Setup of job 7463:
## FpCustomAddSub
module FpCustomAddSub 
# (
	parameter	ManWidth	=	16,
	parameter	ExpWidth	=	6
)
(Rst_i,Clk_i,A_i,B_i,AddSub_i,Nd_i,Result_o,ResultValid_o);
Size: roughly 790 cells after synthesis, ~170 flip-flops, about 74 I/O pins, ~0.0077 mm^2 of cells after synthesis.
clock: 3.3 ns
lec_check: 0
cap_margin: 20
core_margin: 2
core_utilization: 72
place_density: 0.92
setup_slack_margin: -0.16
slew_margin: 20
run.sh (not shown) runs the stock make flow with config.mk's settings and CLKGATE_MAP_FILE=.
The flow ended early for job 7463: it failed with a tool error in global routing (5_1_grt).
> inputs changed (job 7463 -> job 6684)
- removing PLACE_DENSITY (formerly 0.92)
- removing SETUP_SLACK_MARGIN (formerly -0.16)
- changing CORE_UTILIZATION from 72 to 65
- changing the clock period (ns, I/O delays scaled along) from 3.3 to 4.66
[summary]
- Job 6684: no failed stages, no open violations at the end
- Job 7463 and job 6684 ended up with roughly the same area share of and-or/or-and cells after synthesis.
- Re number of standard cells reported by yosys: no difference whatsoever between job 6684 and job 7463.
- Compared with job 7463, job 6684 shows a lower post-CTS resize count.
- Between job 6684 and job 7463, it is job 6684 whose final RePlAce weighted congestion is lower, by about 12%.
- On placement-stage worst setup slack: between job 7463 and job 6684, it ends up higher for job 6684.
- Comparing number of placement rows for job 7463 and job 6684, the smaller number came from job 7463.
- Per the comparison of job 6684 with job 7463, initial standard-cell utilization of the core fell by 7.4 points; height of the die went up.
- Compared to job 7463, job 6684 was floorplanned on a bigger die.
The following lists how job 7263 was set up differently from job 6684:
- a change of the clock period (ns, I/O delays scaled along) from 4.66 to 2.19
==> comparison <==
- The log for job 7263 ends in clock tree synthesis (4_1_cts) with error DPL-0033, so the run never completed.
- Reported for job 7263 and job 6684, full die area turned out identical to the last digit.
- As far as synthesis-stage register bit count is concerned, job 7263 and job 6684 perform about the same.
- Against job 6684, job 7263 comes in about 16% higher on area of placed instances.
- On HPWL reported at the end of detailed placement, job 7263 does worse than job 6684.
- Job 7263 ends up with lower worst-case setup slack after placement than job 6684 does.
- [compare] base=job 6684 new=job 7263: multiplexer area fraction after synthesis held; total cells reported by yosys after synthesis held.
The following lists how job 5708 was set up differently from job 7263:
- CORE_UTILIZATION changed from 65 to 32
- the clock period (ns, I/O delays scaled along) changed from 2.19 to 3.87
Notes after the runs:
Job 5708: full flow OK, the timing, design-rule and antenna checks passed. Post-place instance area: higher on job 7263. Die area (higher): job 5708. Diff job 7263 and job 5708: count of standard-cell rows lower in job 7263.

---

Starting RTL as in the previous note.
// FpCustomAddSub
module FpCustomAddSub 
# (
	parameter	ManWidth	=	16,
	parameter	ExpWidth	=	6
)
(Rst_i,Clk_i,A_i,B_i,AddSub_i,Nd_i,Result_o,ResultValid_o);
Settings: LEC_CHECK=0, CAP_MARGIN=20, CORE_MARGIN=2, CORE_UTILIZATION=72, CTS_CLUSTER_DIAMETER=364, SETUP_SLACK_MARGIN=-0.16, SLEW_MARGIN=20; clock period 3.2 ns.
The first run finished but fails on setup timing.
Next try:
CORE_UTILIZATION = 66   (was 72)
CTS_CLUSTER_DIAMETER = not set   (was 364)
SETUP_SLACK_MARGIN = 0.61   (was -0.16)
clock period = 2.35 ns   (was 3.2 ns; I/O delays follow)
This time the run never finished: it broke off in clock tree synthesis (4_1_cts) on DPL-0038.
Synthesized cell count does not change.
Die area is higher by 8.7%.
Synthesized area stays the same.
Next try:
CTS_CLUSTER_SIZE = 96   (was not set)
PLACE_DENSITY = 0.39   (was not set)
SETUP_SLACK_MARGIN = not set   (was 0.61)
TNS_END_PERCENT = 5   (was not set)
clock period = 2.66 ns   (was 2.35 ns; I/O delays follow)
Result: The new run produced a layout that fails on setup timing. Die area does not change. Synthesized area does not change. Synthesized cell count does not change.
Next try:
CORE_UTILIZATION = 40   (was 66)
CTS_CLUSTER_SIZE = not set   (was 96)
PLACE_DENSITY = not set   (was 0.39)
TNS_END_PERCENT = not set   (was 5)
clock period = 4.5 ns   (was 2.66 ns; I/O delays follow)
Result: With this change the flow produced a clean layout. Design area came out lower by about 11%. Sequential cell count is unchanged. Hold slack got worse by 0.0054 ns. Wire length came out lower by about 44%. Core utilization came out lower by 42 points. Count of clock-buffer cells in the layout stays the same. Non-clock buffer count came out lower by 110. Die area came out higher by about 60%.

---

Starting RTL as in the previous note.
// FpCustomAddSub
module FpCustomAddSub 
# (
	parameter	ManWidth	=	16,
	parameter	ExpWidth	=	6
)
(Rst_i,Clk_i,A_i,B_i,AddSub_i,Nd_i,Result_o,ResultValid_o);	
	function integer Log2;
	input integer value;
		begin
			Log2 = 0;
			while (value > 1) begin
				value   = value >> 1;
				Log2    = Log2 + 1;
			end
		end
	endfunction
	localparam	InOutWidth	=	1+ExpWidth+ManWidth;
	localparam	ExtManWidth	=	ManWidth+1;
	localparam	Stages	=	Log2(InOutWidth);
	input	Rst_i;
	input	Clk_i;
	input	[InOutWidth-1:0]	A_i;
	input	[InOutWidth-1:0]	B_i;
	input	AddSub_i;
	input	Nd_i;
	output	[InOutWidth-1:0]	Result_o;
	output	ResultValid_o;
	wire	signB	=	B_i[InOutWidth-1]^AddSub_i;
	wire	[InOutWidth-2:0]	absA	=	A_i[InOutWidth-2:0];
	wire	[InOutWidth-2:0]	absB	=	B_i[InOutWidth-2:0];
	reg		[InOutWidth-1:0]	muxA;
	reg		[InOutWidth-1:0]	muxB;
	reg	impliedA;
	reg	impliedB;
	reg	[InOutWidth-1:0]	muxAReg;
	reg	[InOutWidth-1:0]	muxBReg;
	reg	[ExpWidth-1:0]		expDiff;
	reg	addSubOrepation;
	wire	[ManWidth:0]	manA	=	{impliedA,	muxAReg[ManWidth-1:0]};
	wire	[ManWidth:0]	manB	=	{impliedB,	muxBReg[ManWidth-1:0]};
	reg	[ManWidth:0]	manANorm;
	reg	[ManWidth:0]	manBNorm;
	reg	addSubOrepationReg;
	reg	[ExtManWidth:0]	manSum;
	wire	[Stages-1:0]	distance;
	wire	[ExtManWidth+1:0]	dataArray	[0:Stages];
	wire	[Stages+1:0]	distanceR	=	{2'b00,distanceR1};
	reg		[ExtManWidth-1:0]	manSumReg;
	wire	[ExtManWidth-1:0]	normCMan	=	manSumReg	<<	distanceR1[Stages-1:0];	 
	reg	[ManWidth-1:0]	manC;
	reg	[ExpWidth-1:0]	expAPipe	[0:4];
	reg	[ExpWidth-1:0]	expC;
	reg	[4:0]	signC;
	reg	[8:0]	valid;
	assign  dataArray [0]	=	manSum;		
	assign	Result_o	=	{signC[4],expC,manC};
	assign	ResultValid_o	=	valid[4];
	always	@(*)	begin
		if	(absA<absB)	begin
			muxA	<=	{signB,absB};
			muxB	<=	{A_i[InOutWidth-1],absA};
		end	else	begin
			muxA	<=	{A_i[InOutWidth-1],absA};
			muxB	<=	{signB,absB};
		end 
	end
	always	@(posedge	Clk_i)	begin
		if	(muxA	[InOutWidth-2 -:ExpWidth]	==	8'h00)	begin	 
			impliedA	<=	1'b0;	 
		end	else	begin
			impliedA	<=	1'b1;	 
		end
		if	(muxB	[InOutWidth-2 -:ExpWidth]	==	8'h00)	begin	 
  ...
==> flow/config.mk <==
export PLATFORM = sky130hd
export DESIGN_NAME = FpCustomAddSub
export DESIGN_NICKNAME = FpCustomAddSub
export VERILOG_FILES = /design/flow/design.v
export SDC_FILE = /design/flow/constraint.sdc
export NUM_CORES = 4
export LEC_CHECK = 0
export ABC_AREA = 0
export CAP_MARGIN = 20
export CELL_PAD_IN_SITES_DETAIL_PLACEMENT = 2
export CORE_MARGIN = 6
export CORE_UTILIZATION = 40
export GPL_TIMING_DRIVEN = 0
export MAX_ROUTING_LAYER = met5
export PLACE_DENSITY = 0.69
export SLEW_MARGIN = 20
==> flow/constraint.sdc <==
create_clock -name core_clock -period 3.26 [get_ports {Clk_i}]
set_input_delay 0.6520 -clock core_clock [delete_from_list [all_inputs] [get_ports {Clk_i}]]
set_output_delay 0.6520 -clock core_clock [all_outputs]
set_load 0.01 [all_outputs]
The first run finished but failed the layout checks on setup timing.
Then changed:
Settings changed: ABC_AREA 0 to unset, CELL_PAD_IN_SITES_DETAIL_PLACEMENT 2 to unset, CORE_MARGIN 6 to 2, CORE_UTILIZATION 40 to 13, GPL_TIMING_DRIVEN 0 to unset, MAX_ROUTING_LAYER met5 to unset, PLACE_DENSITY 0.69 to unset.
Clock period 3.26 ns to 6.84 ns, I/O delays scaled along.
The changed run passed the timing, design-rule and antenna checks.
Wire length goes down by about 50%.
Utilization goes down by 38 points.
Global-route usage goes down by 24 points.
Final cell count goes up by 39%.
Combinational power goes down by about 70%.
Via count goes down by 25%.
Synthesized cell count stays the same.
Then changed:
Settings changed: CORE_UTILIZATION 13 to 72, CTS_CLUSTER_SIZE set to 96, PLACE_DENSITY set to 0.39.
Clock period 6.84 ns to 4.66 ns, I/O delays scaled along.
What happened: Routed wire length came out higher slightly. Hold slack barely changes. Final area is lower by a little under a tenth. Core utilization climbs by 71 points. Critical path depth climbs by 3. Via count went up by roughly a tenth. Cell count came out lower by well over a third.
Then changed:
Settings changed: CTS_CLUSTER_SIZE 96 to unset, PLACE_DENSITY 0.39 to 0.77, SETUP_SLACK_MARGIN set to -0.16.
Clock period 4.66 ns to 3.19 ns, I/O delays scaled along.
The new run finished but failed the layout checks on setup timing. Total power increases by well over a third. Critical path depth does not change. Wire length increases by well over a third. Register-to-register slack degrades by 1.5 ns. Area after synthesis stays the same. Worst hold slack hardly moves. Count of clock-buffer cells in the layout decreases by 4. Cell area increases by a little under a tenth. Core utilization increases by 7.5 points.
Then changed:
Settings changed: CORE_UTILIZATION 72 to 57, PLACE_DENSITY 0.77 to unset, SETUP_SLACK_MARGIN -0.16 to 0.6.
Clock period 3.19 ns to 2.19 ns, I/O delays scaled along.
With this change the flow died in global routing.
Die size is higher by 25%.
Synthesized area stays the same.
Synthesized cell count does not change.
Then changed:
Settings changed: CORE_UTILIZATION 57 to 40, SETUP_SLACK_MARGIN 0.6 to unset.
Clock period 2.19 ns to 3.87 ns, I/O delays scaled along.
Result:
- The changed run completed without violations
- synthesized cell count stays the same
- area after synthesis is unchanged
- die size rises by well over a third

---

FpCustomAddSub again, from the RTL that the note above started with.
clock: 2.65 ns
lec_check: 0
abc_area: 1
cap_margin: 20
cell_pad_in_sites_detail_placement: 0
cell_pad_in_sites_global_placement: 1
core_margin: 10
core_utilization: 45
cts_cluster_diameter: 379
cts_cluster_size: 100
max_routing_layer: met5
place_density: 0.78
setup_slack_margin: -0.23
slew_margin: 0
tns_end_percent: 15
The baseline finished but failed the layout checks on setup timing.
Next try:
--- a/flow/config.mk
+++ b/flow/config.mk
@@ -8 +8 @@
-export ABC_AREA = 1
+export ABC_AREA = 0
@@ -12,4 +12,4 @@
-export CORE_MARGIN = 10
-export CORE_UTILIZATION = 45
-export CTS_CLUSTER_DIAMETER = 379
-export CTS_CLUSTER_SIZE = 100
+export CORE_MARGIN = 5
+export CORE_UTILIZATION = 25
+export CTS_CLUSTER_DIAMETER = 92
+export CTS_CLUSTER_SIZE = 84
@@ -17,2 +17 @@
-export PLACE_DENSITY = 0.78
-export SETUP_SLACK_MARGIN = -0.23
+export PLACE_DENSITY_LB_ADDON = 0.03
@@ -20 +19 @@
-export TNS_END_PERCENT = 15
+export TNS_END_PERCENT = 85
- The changed run completed, yet does not pass: setup timing
- routed wire length went up by 24%
- final area rises by 10%
- total power is higher by 10%
- die size came out higher by 51%
- core utilization falls by 24 points
- hold slack hardly moves
- sequential power went up by about 1%
- via count shrinks by 4.9%
- sequential cell count stays the same
Next try:
--- a/flow/config.mk
+++ b/flow/config.mk
@@ -12,3 +12,3 @@
-export CORE_MARGIN = 5
-export CORE_UTILIZATION = 25
-export CTS_CLUSTER_DIAMETER = 92
+export CORE_MARGIN = 2
+export CORE_UTILIZATION = 72
+export CTS_CLUSTER_DIAMETER = 363
@@ -15,0 +16 @@
+export HOLD_SLACK_MARGIN = 0.26
@@ -17 +18,2 @@
-export PLACE_DENSITY_LB_ADDON = 0.03
+export PLACE_DENSITY_LB_ADDON = 0.0
+export SETUP_SLACK_MARGIN = -0.09
==> flow/constraint.sdc (replaced) <==
create_clock -name core_clock -period 0.951 [get_ports {Clk_i}]
set_input_delay 0.1902 -clock core_clock [delete_from_list [all_inputs] [get_ports {Clk_i}]]
set_output_delay 0.1902 -clock core_clock [all_outputs]
set_load 0.01 [all_outputs]
=> The changed run died in global placement without I/O. Area after synthesis is unchanged. Die size falls by well over a third. Synthesized cell count is unchanged.
Next try:
--- a/flow/config.mk
+++ b/flow/config.mk
@@ -8 +8 @@
-export ABC_AREA = 0
+export ABC_AREA = 1
@@ -12,3 +12,3 @@
-export CORE_MARGIN = 2
-export CORE_UTILIZATION = 72
-export CTS_CLUSTER_DIAMETER = 363
+export CORE_MARGIN = 10
+export CORE_UTILIZATION = 43
+export CTS_CLUSTER_DIAMETER = 379
@@ -16 +15,0 @@
-export HOLD_SLACK_MARGIN = 0.26
@@ -18,2 +17,2 @@
-export PLACE_DENSITY_LB_ADDON = 0.0
-export SETUP_SLACK_MARGIN = -0.09
+export PLACE_DENSITY_LB_ADDON = 0.03
+export SETUP_SLACK_MARGIN = 0.02
@@ -21 +20 @@
-export TNS_END_PERCENT = 85
+export TNS_END_PERCENT = 15
==> flow/constraint.sdc (replaced) <==
create_clock -name core_clock -period 2.65 [get_ports {Clk_i}]
set_input_delay 0.5300 -clock core_clock [delete_from_list [all_inputs] [get_ports {Clk_i}]]
set_output_delay 0.5300 -clock core_clock [all_outputs]
set_load 0.01 [all_outputs]
Outcome:
- Now the flow reached the layout checks and failed them: setup timing
- area after synthesis hardly moves
- die size came out higher by well over a third
- synthesized cell count is higher by a quarter to a third

---

The RTL this note starts from:
==> flow/design.v <==
module FpCustomAddSub 
# (
	parameter	ManWidth	=	16,
	parameter	ExpWidth	=	6
)
(Rst_i,Clk_i,A_i,B_i,AddSub_i,Nd_i,Result_o,ResultValid_o);	
	function integer Log2;
	input integer value;
		begin
			Log2 = 0;
			while (value > 1) begin
				value   = value >> 1;
				Log2    = Log2 + 1;
			end
		end
	endfunction
	localparam	InOutWidth	=	1+ExpWidth+ManWidth;
	localparam	ExtManWidth	=	ManWidth+1;
	localparam	Stages	=	Log2(InOutWidth);
	input	Rst_i;
	input	Clk_i;
	input	[InOutWidth-1:0]	A_i;
	input	[InOutWidth-1:0]	B_i;
	input	AddSub_i;
	input	Nd_i;
	output	[InOutWidth-1:0]	Result_o;
	output	ResultValid_o;
	wire	signB	=	B_i[InOutWidth-1]^AddSub_i;
	wire	[InOutWidth-2:0]	absA	=	A_i[InOutWidth-2:0];
	wire	[InOutWidth-2:0]	absB	=	B_i[InOutWidth-2:0];
	reg		[InOutWidth-1:0]	muxA;
	reg		[InOutWidth-1:0]	muxB;
	reg	impliedA;
	reg	impliedB;
	reg	[InOutWidth-1:0]	muxAReg;
	reg	[InOutWidth-1:0]	muxBReg;
	reg	[ExpWidth-1:0]		expDiff;
	reg	addSubOrepation;
	wire	[ManWidth:0]	manA	=	{impliedA,	muxAReg[ManWidth-1:0]};
	wire	[ManWidth:0]	manB	=	{impliedB,	muxBReg[ManWidth-1:0]};
	reg	[ManWidth:0]	manANorm;
	reg	[ManWidth:0]	manBNorm;
	reg	addSubOrepationReg;
	reg	[ExtManWidth:0]	manSum;
	wire	[Stages-1:0]	distance;
	wire	[ExtManWidth+1:0]	dataArray	[0:Stages];
	wire	[Stages+1:0]	distanceR	=	{2'b00,distanceR1};
	reg		[ExtManWidth-1:0]	manSumReg;
	wire	[ExtManWidth-1:0]	normCMan	=	manSumReg	<<	distanceR1[Stages-1:0];	 
	reg	[ManWidth-1:0]	manC;
	reg	[ExpWidth-1:0]	expAPipe	[0:4];
	reg	[ExpWidth-1:0]	expC;
	reg	[4:0]	signC;
	reg	[8:0]	valid;
	assign  dataArray [0]	=	manSum;		
	assign	Result_o	=	{signC[4],expC,manC};
	assign	ResultValid_o	=	valid[4];
	always	@(*)	begin
		if	(absA<absB)	begin
			muxA	<=	{signB,absB};
			muxB	<=	{A_i[InOutWidth-1],absA};
		end	else	begin
			muxA	<=	{A_i[InOutWidth-1],absA};
			muxB	<=	{signB,absB};
		end 
	end
	always	@(posedge	Clk_i)	begin
		if	(muxA	[InOutWidth-2 -:ExpWidth]	==	8'h00)	begin	 
			impliedA	<=	1'b0;	 
		end	else	begin
			impliedA	<=	1'b1;	 
		end
		if	(muxB	[InOutWidth-2 -:ExpWidth]	==	8'h00)	begin	 
			impliedB	<=	1'b0;
		end	else	begin
			impliedB	<=	1'b1;
		end
		muxAReg	<=	muxA;
		muxBReg	<=	muxB;
		expDiff	<=	muxA[InOutWidth-2 -:ExpWidth]	-	muxB[InOutWidth-2 -:ExpWidth];	 
		addSubOrepation	<=	muxA[InOutWidth-1]	^	muxB[InOutWidth-1];	 
	end
	always	@(posedge	Clk_i)	begin
		manANorm	<=	manA;
		manBNorm	<=	manB	>>	expDiff;	 
		addSubOrepationReg <= addSubOrepation;
	end
	always	@(posedge	Clk_i)	begin
		if	(Rst_i)	begin
			manSum	<=	{ExtManWidth{1'b0}};
		end	else	if	(!addSubOrepationReg)	begin
			manSum	<=	{1'b0,	manANorm}	+	{1'b0,	manBNorm};
		end	else	begin
			manSum	<=	{1'b0,	manANorm}	-	{1'b0,	manBNorm};
		end
	end
	genvar	i;
	generate	
		for (i=0; i<Stages; i=i+1)	begin: searchMSB
			wire [ExtManWidth+1:0] dataIn;	
			wire [ExtManWidth+1:0] shitedDataOut;
			wire [ExtManWidth+1:0] dataOut;
			assign  dataIn = dataArray[i];
			wire    shiftDesired = ~|(dataIn[ExtManWidth+1:ExtManWidth+1-(1 << (Stages-1-i))]);
			assign  distance[(Stages-1-i)] = shiftDesired;		
			assign  shitedDataOut = dataIn << (1 << (Stages-1-i));	
			assign  dataOut = shiftDesired ? shitedDataOut : dataIn;	
			assign  dataArray[i+1] = dataOut;
		end
		reg	[Stages-1:0]	distanceR1;
		always	@(posedge	Clk_i)	begin
			distanceR1	<=	distance;
		end
	endgenerate	
	always	@(posedge	Clk_i)	begin
		manSumReg	<=	manSum	[ExtManWidth-1 -:ExtManWidth];
	end
	always	@(posedge	Clk_i)	begin
		if	(Rst_i)	begin
			manC	<=	{ManWidth{1'b0}};
		end	else	begin
			manC	<=	normCMan	[ExtManWidth-1 -:ManWidth];	 
		end
	end
	always	@(posedge	Clk_i)	begin	
		expAPipe[0]	<=	muxA[InOutWidth-2 -:ExpWidth];	 
		expAPipe[1]	<=	expAPipe[0];
		expAPipe[2]	<=	expAPipe[1];
		expAPipe[3]	<=	expAPipe[2];
		expAPipe[4]	<=	expAPipe[3];
	end
	always	@(posedge	Clk_i)	begin
		if	(&distanceR1)	begin
			expC	<=	{ExpWidth{1'b0}};
		end	else	begin
			if	(expAPipe[3]	>=	distanceR)	begin
				expC	<=	expAPipe[3]-distanceR+1;			 
			end	else	begin
				expC	<=	{{ExpWidth+1{1'b0}},1'b1};
			end
		end	
	end
	always	@(posedge	Clk_i)	begin
		signC	<=	{signC[3:0],	muxA[InOutWidth-1]};
	end
	always	@(posedge	Clk_i)	begin
		valid	<=	{valid[7:0],Nd_i};
	end	
endmodule
Settings: LEC_CHECK=0, CAP_MARGIN=20, CORE_MARGIN=2, CORE_UTILIZATION=70, CTS_CLUSTER_DIAMETER=212, CTS_CLUSTER_SIZE=34, SLEW_MARGIN=20; clock period 3.66 ns.
The starting point produced a clean layout.
Edit:
- CORE_UTILIZATION: 70 -> 66
- CTS_CLUSTER_DIAMETER: 212 -> 100
- CTS_CLUSTER_SIZE: 34 -> not set
- clock period: 3.66 -> 2.35 ns (I/O delays scaled with it)
=> This time the run never finished: it broke off in clock tree synthesis (4_1_cts), error DPL-0033; die area goes up by 5.8%; area after synthesis does not change; synthesized cell count is unchanged.
Power figures rest on the tool's default switching activity, not on a simulated workload.
